Setup of run 1:
// ALU_TOP
module ALU_TOP #(parameter width = 16)(
    input [width - 1:0] A,
    input [width - 1:0] B,
    input [3:0] ALU_FUN,
    input clk,rst,
    output  [width - 1:0] Arith_OUT,
    output  Carry_OUT,
    output  Arith_Flag,
    output  [width - 1:0] Logic_OUT,
    output  Logic_Flag,
    output  [width - 1:0] CMP_OUT,
    output  CMP_Flag,
    output  [width - 1:0] Shift_OUT,
    output  Shift_Flag
    );
Settings: LEC_CHECK=0, CAP_MARGIN=20, CELL_PAD_IN_SITES_GLOBAL_PLACEMENT=0, CORE_MARGIN=2, CORE_UTILIZATION=66, CTS_CLUSTER_DIAMETER=28, SETUP_SLACK_MARGIN=-2.0, SLEW_MARGIN=20, TNS_END_PERCENT=30; clock period 28.3 ns.
run.sh (not shown) runs the stock make flow with config.mk's settings and CLKGATE_MAP_FILE=.
Run 1 -> stages 100% | layout checks FAIL | negative setup slack
[inputs] run 2 vs run 1
# run 1
export LEC_CHECK = 0
export CAP_MARGIN = 20
export CELL_PAD_IN_SITES_GLOBAL_PLACEMENT = 0
export CORE_MARGIN = 2
export CORE_UTILIZATION = 66
export CTS_CLUSTER_DIAMETER = 28
export SETUP_SLACK_MARGIN = -2.0
export SLEW_MARGIN = 20
export TNS_END_PERCENT = 30
create_clock -name core_clock -period 28.3 [get_ports {clk}]
# run 2
export LEC_CHECK = 0
export CAP_MARGIN = 5
export CELL_PAD_IN_SITES_GLOBAL_PLACEMENT = 0
export CORE_MARGIN = 2
export CORE_UTILIZATION = 55
export PLACE_DENSITY_LB_ADDON = 0.14
export SLEW_MARGIN = 20
export TNS_END_PERCENT = 30
create_clock -name core_clock -period 57.9 [get_ports {clk}]
Results
Going from run 1 to run 2, via count of the first global-routing pass shrank by about 23%; post-cts sizing count decreased by 27 relative to the old numbers. Compared with run 1, run 2 shows a lower non-filler instance count after layout. The run showing the smaller global-route wire length before repair is run 2. Going from run 1 to run 2, sequential share of layout area has increased; synthesis-to-finish area growth has decreased; global routing usage summed across all routing layers has decreased; largest net degree at the start of global routing has decreased; leakage component of the power has decreased. Every stage of the flow completed for run 2, and the final layout passed the timing, DRC and antenna checks. Lower logic share of the area goes to run 1 over run 2. Run 2 — maximum single-stage delay on the critical path 0.32 ns higher, run 1 as reference.
Here is what was changed in the inputs of run 3 compared with run 2.
# run 2
export LEC_CHECK = 0
export CAP_MARGIN = 5
export CELL_PAD_IN_SITES_GLOBAL_PLACEMENT = 0
export CORE_MARGIN = 2
export CORE_UTILIZATION = 55
export PLACE_DENSITY_LB_ADDON = 0.14
export SLEW_MARGIN = 20
export TNS_END_PERCENT = 30
create_clock -name core_clock -period 57.9 [get_ports {clk}]
# run 3
export LEC_CHECK = 0
export CAP_MARGIN = 5
export CELL_PAD_IN_SITES_GLOBAL_PLACEMENT = 0
export CORE_MARGIN = 2
export CORE_UTILIZATION = 66
export SETUP_SLACK_MARGIN = -2.0
export SLEW_MARGIN = 20
export TNS_END_PERCENT = 30
create_clock -name core_clock -period 33.4 [get_ports {clk}]
==> results <==
- From run 2 to run 3 the numbers moved as follows: power went up by about 80%, routed wire length shows no meaningful change, total iterations of the first detailed-routing run now larger.
- Run 3 vs run 2: non-clock buffer count up
- Row count for run 3 is lower than for run 2.
- Run 3: all stages done; final checks FAILED (negative setup slack).
- Run 3 gives more global-route usage than run 2 did.
Modified inputs, run 4 compared to run 3
# run 3
export LEC_CHECK = 0
export CAP_MARGIN = 5
export CELL_PAD_IN_SITES_GLOBAL_PLACEMENT = 0
export CORE_MARGIN = 2
export CORE_UTILIZATION = 66
export SETUP_SLACK_MARGIN = -2.0
export SLEW_MARGIN = 20
export TNS_END_PERCENT = 30
create_clock -name core_clock -period 33.4 [get_ports {clk}]
# run 4
export LEC_CHECK = 0
export CAP_MARGIN = 20
export CORE_MARGIN = 2
export CORE_UTILIZATION = 68
export SLEW_MARGIN = 20
create_clock -name core_clock -period 16.8 [get_ports {clk}]
Notes after the runs:
- In the summary table, run 4 is marked failed, with error DPL-0033 raised in clock tree synthesis (4_1_cts).
- Re area of the mapped netlist: no difference whatsoever between run 4 and run 3.
- Run 4 vs. run 3: placer congestion estimate went up by about 8%.
- Reported for run 4 and run 3, chip area line of the yosys report turned out identical to the last digit.
- Against run 3, run 4 reports a starting utilization of the core area that is higher.
- Summary of run 4 over run 3: fraction of registers with async set/reset closely matched the old numbers, die size decreased by about 3% relative to the old numbers, post-place instance area increased by about 20% relative to the old numbers, area of the core decreased by 780 um^2 relative to the old numbers, synthesized cell count closely matched the old numbers.
For run 5, these inputs were changed with respect to run 4:
# run 4
export LEC_CHECK = 0
export CAP_MARGIN = 20
export CORE_MARGIN = 2
export CORE_UTILIZATION = 68
export SLEW_MARGIN = 20
create_clock -name core_clock -period 16.8 [get_ports {clk}]
# run 5
export LEC_CHECK = 0
export CAP_MARGIN = 20
export CORE_MARGIN = 2
export CORE_UTILIZATION = 20
export SLEW_MARGIN = 20
create_clock -name core_clock -period 32.5 [get_ports {clk}]
==> results <==
- Run 5 | status: complete | timing, DRC, antenna: pass
- Run 5 vs run 4 — cell area after placement dropped 1900 um^2.
- Going from run 4 to run 5, chip width grew by more than half.
- [compare] base=run 4 new=run 5: floorplan core density lost 49 points; post-DP HPWL now smaller; full die area now sits higher.
- As far as aoi/oai-family share of the synthesized area goes, run 4 and run 5 are indistinguishable; the numbers are identical.
--- input diff run 5..run 6 ---
# run 5
export LEC_CHECK = 0
export CAP_MARGIN = 20
export CORE_MARGIN = 2
export CORE_UTILIZATION = 20
export SLEW_MARGIN = 20
create_clock -name core_clock -period 32.5 [get_ports {clk}]
# run 6
export LEC_CHECK = 0
export CAP_MARGIN = 20
export CORE_MARGIN = 2
export CORE_UTILIZATION = 40
export MAX_ROUTING_LAYER = met4
export SLEW_MARGIN = 10
export TNS_END_PERCENT = 75
create_clock -name core_clock -period 33.0 [get_ports {clk}]
==> comparison <==
When the final numbers for run 6 and run 5 were put side by side, the count of inserted antenna diode cells turned out to be greater in run 6. The estimated power of run 6 ends up lower than the estimate for run 5. Sort run 6 and run 5 by sequential power, descending, and run 5 comes first. Re layout clock buffer count: run 6 is 2 up on run 5.

========
red:
Starting RTL as in the previous note.
make LEC_CHECK=0 ABC_AREA=1 CAP_MARGIN=25 CELL_PAD_IN_SITES_DETAIL_PLACEMENT=1 CELL_PAD_IN_SITES_GLOBAL_PLACEMENT=0 CORE_MARGIN=3 CORE_UTILIZATION=21 CTS_CLUSTER_DIAMETER=344 CTS_CLUSTER_SIZE=84 GPL_ROUTABILITY_DRIVEN=0 GPL_TIMING_DRIVEN=0 HOLD_SLACK_MARGIN=0.14 MIN_ROUTING_LAYER=met2 PLACE_DENSITY_LB_ADDON=0.14 SETUP_SLACK_MARGIN=-2.0 SLEW_MARGIN=10 TNS_END_PERCENT=80 finish   # period 40.6 ns
diff inputs: red => blue
==> flow/config.mk <==
export PLATFORM = sky130hd
export DESIGN_NAME = ALU_TOP
export DESIGN_NICKNAME = ALU_TOP
export VERILOG_FILES = /design/flow/design.v
export SDC_FILE = /design/flow/constraint.sdc
export NUM_CORES = 4
export LEC_CHECK = 0
export CAP_MARGIN = 25
export CELL_PAD_IN_SITES_DETAIL_PLACEMENT = 1
export CELL_PAD_IN_SITES_GLOBAL_PLACEMENT = 0
export CORE_MARGIN = 2
export CORE_UTILIZATION = 55
export CTS_CLUSTER_DIAMETER = 313
export GPL_TIMING_DRIVEN = 0
export MIN_ROUTING_LAYER = met2
export PLACE_DENSITY_LB_ADDON = 0.14
export SLEW_MARGIN = 10
export TNS_END_PERCENT = 80
==> flow/constraint.sdc <==
create_clock -name core_clock -period 57.9 [get_ports {clk}]
set_input_delay 11.5800 -clock core_clock [delete_from_list [all_inputs] [get_ports {clk}]]
set_output_delay 11.5800 -clock core_clock [all_outputs]
set_load 0.01 [all_outputs]
Notes after the runs:
blue terminated abnormally: global routing (5_1_grt) reported GRT-0116.
~same number of H-tree branching levels in blue and red
Area fraction in full adders, half adders and majority gates was higher in red than in blue.
Against red, blue comes in about 60% lower on area of the core.
On effective utilization at floorplan: between blue and red, it ends up higher for blue.
blue vs red: post-synthesis cell count from yosys down
Die area | blue < red
blue against red; vertical die size is down by more than a quarter.
Input-level comparison between green and blue:
==> flow/config.mk <==
export PLATFORM = sky130hd
export DESIGN_NAME = ALU_TOP
export DESIGN_NICKNAME = ALU_TOP
export VERILOG_FILES = /design/flow/design.v
export SDC_FILE = /design/flow/constraint.sdc
export NUM_CORES = 4
export LEC_CHECK = 0
export CAP_MARGIN = 20
export CORE_MARGIN = 2
export CORE_UTILIZATION = 58
export SLEW_MARGIN = 20
==> flow/constraint.sdc <==
create_clock -name core_clock -period 27.2 [get_ports {clk}]
set_input_delay 5.4400 -clock core_clock [delete_from_list [all_inputs] [get_ports {clk}]]
set_output_delay 5.4400 -clock core_clock [all_outputs]
set_load 0.01 [all_outputs]
Notes after the runs:
- Die boundary width delta for green relative to blue: about 2.6% lower
- Half-perimeter wire length after placement in green is 16% lower than in blue
- On green: post-detailed-placement cell area is 21% higher than what blue gave.
- No final results exist for blue, since it was stopped by error GRT-0116 during global routing (5_1_grt).
- green completed end to end; final checks failed (negative setup slack).
- Comparing number of rows created at floorplan for blue and green, the bigger number came from blue.
- The xor/xnor cell area share of the yosys netlist was comparable across blue and green.
- green — floorplan die area about 5% lower, blue as reference
- The run showing the smaller starting density of the core is blue.
- Sort blue and green by number of buffer cells added on primary ports, ascending, and blue comes first.
Inputs modified between green and orange:
--- a/flow/config.mk
+++ b/flow/config.mk
@@ -7,5 +7,7 @@
 export LEC_CHECK = 0
+export ABC_AREA = 1
 export CAP_MARGIN = 20
 export CORE_MARGIN = 2
-export CORE_UTILIZATION = 58
+export CORE_UTILIZATION = 67
+export CTS_CLUSTER_SIZE = 98
 export SLEW_MARGIN = 20
==> flow/constraint.sdc <==
create_clock -name core_clock -period 33.0 [get_ports {clk}]
set_input_delay 6.6000 -clock core_clock [delete_from_list [all_inputs] [get_ports {clk}]]
set_output_delay 6.6000 -clock core_clock [all_outputs]
set_load 0.01 [all_outputs]
==> results <==
Per the final summary, orange finished and its layout is clean on timing, DRC and antenna. orange packs its core looser than green. Number of standard cells in the layout, taps in and fillers out in orange is 274 below green. Taking green as the reference point, the aggregate global-route resource usage of orange falls by 4.9 points. orange has portion of total power attributed to combinational logic below what green had. Instance tally after logic synthesis: orange higher than green.
[inputs] purple vs orange
--- a/flow/config.mk
+++ b/flow/config.mk
@@ -7,7 +7,12 @@
 export LEC_CHECK = 0
-export ABC_AREA = 1
 export CAP_MARGIN = 20
-export CORE_MARGIN = 2
-export CORE_UTILIZATION = 67
-export CTS_CLUSTER_SIZE = 98
+export CELL_PAD_IN_SITES_GLOBAL_PLACEMENT = 1
+export CORE_ASPECT_RATIO = 0.51
+export CORE_MARGIN = 3
+export CORE_UTILIZATION = 40
+export CTS_CLUSTER_DIAMETER = 161
+export CTS_CLUSTER_SIZE = 83
+export GPL_ROUTABILITY_DRIVEN = 0
+export MAX_ROUTING_LAYER = met5
+export SETUP_SLACK_MARGIN = 5.0
 export SLEW_MARGIN = 20
==> results <==
purple: PASS, flow complete, no timing, DRC or antenna violations. Worst ir drop on vdd, purple and orange: lower on orange. Where minimum clock period is concerned, orange is outperformed by purple. Slew at the pin with the worst max-slew slack: higher on orange. purple vs. orange: synthesized cell count now smaller, post-synth tally of flip-flops with integrated enable comparable.
Power figures rest on the tool's default switching activity, not on a simulated workload.
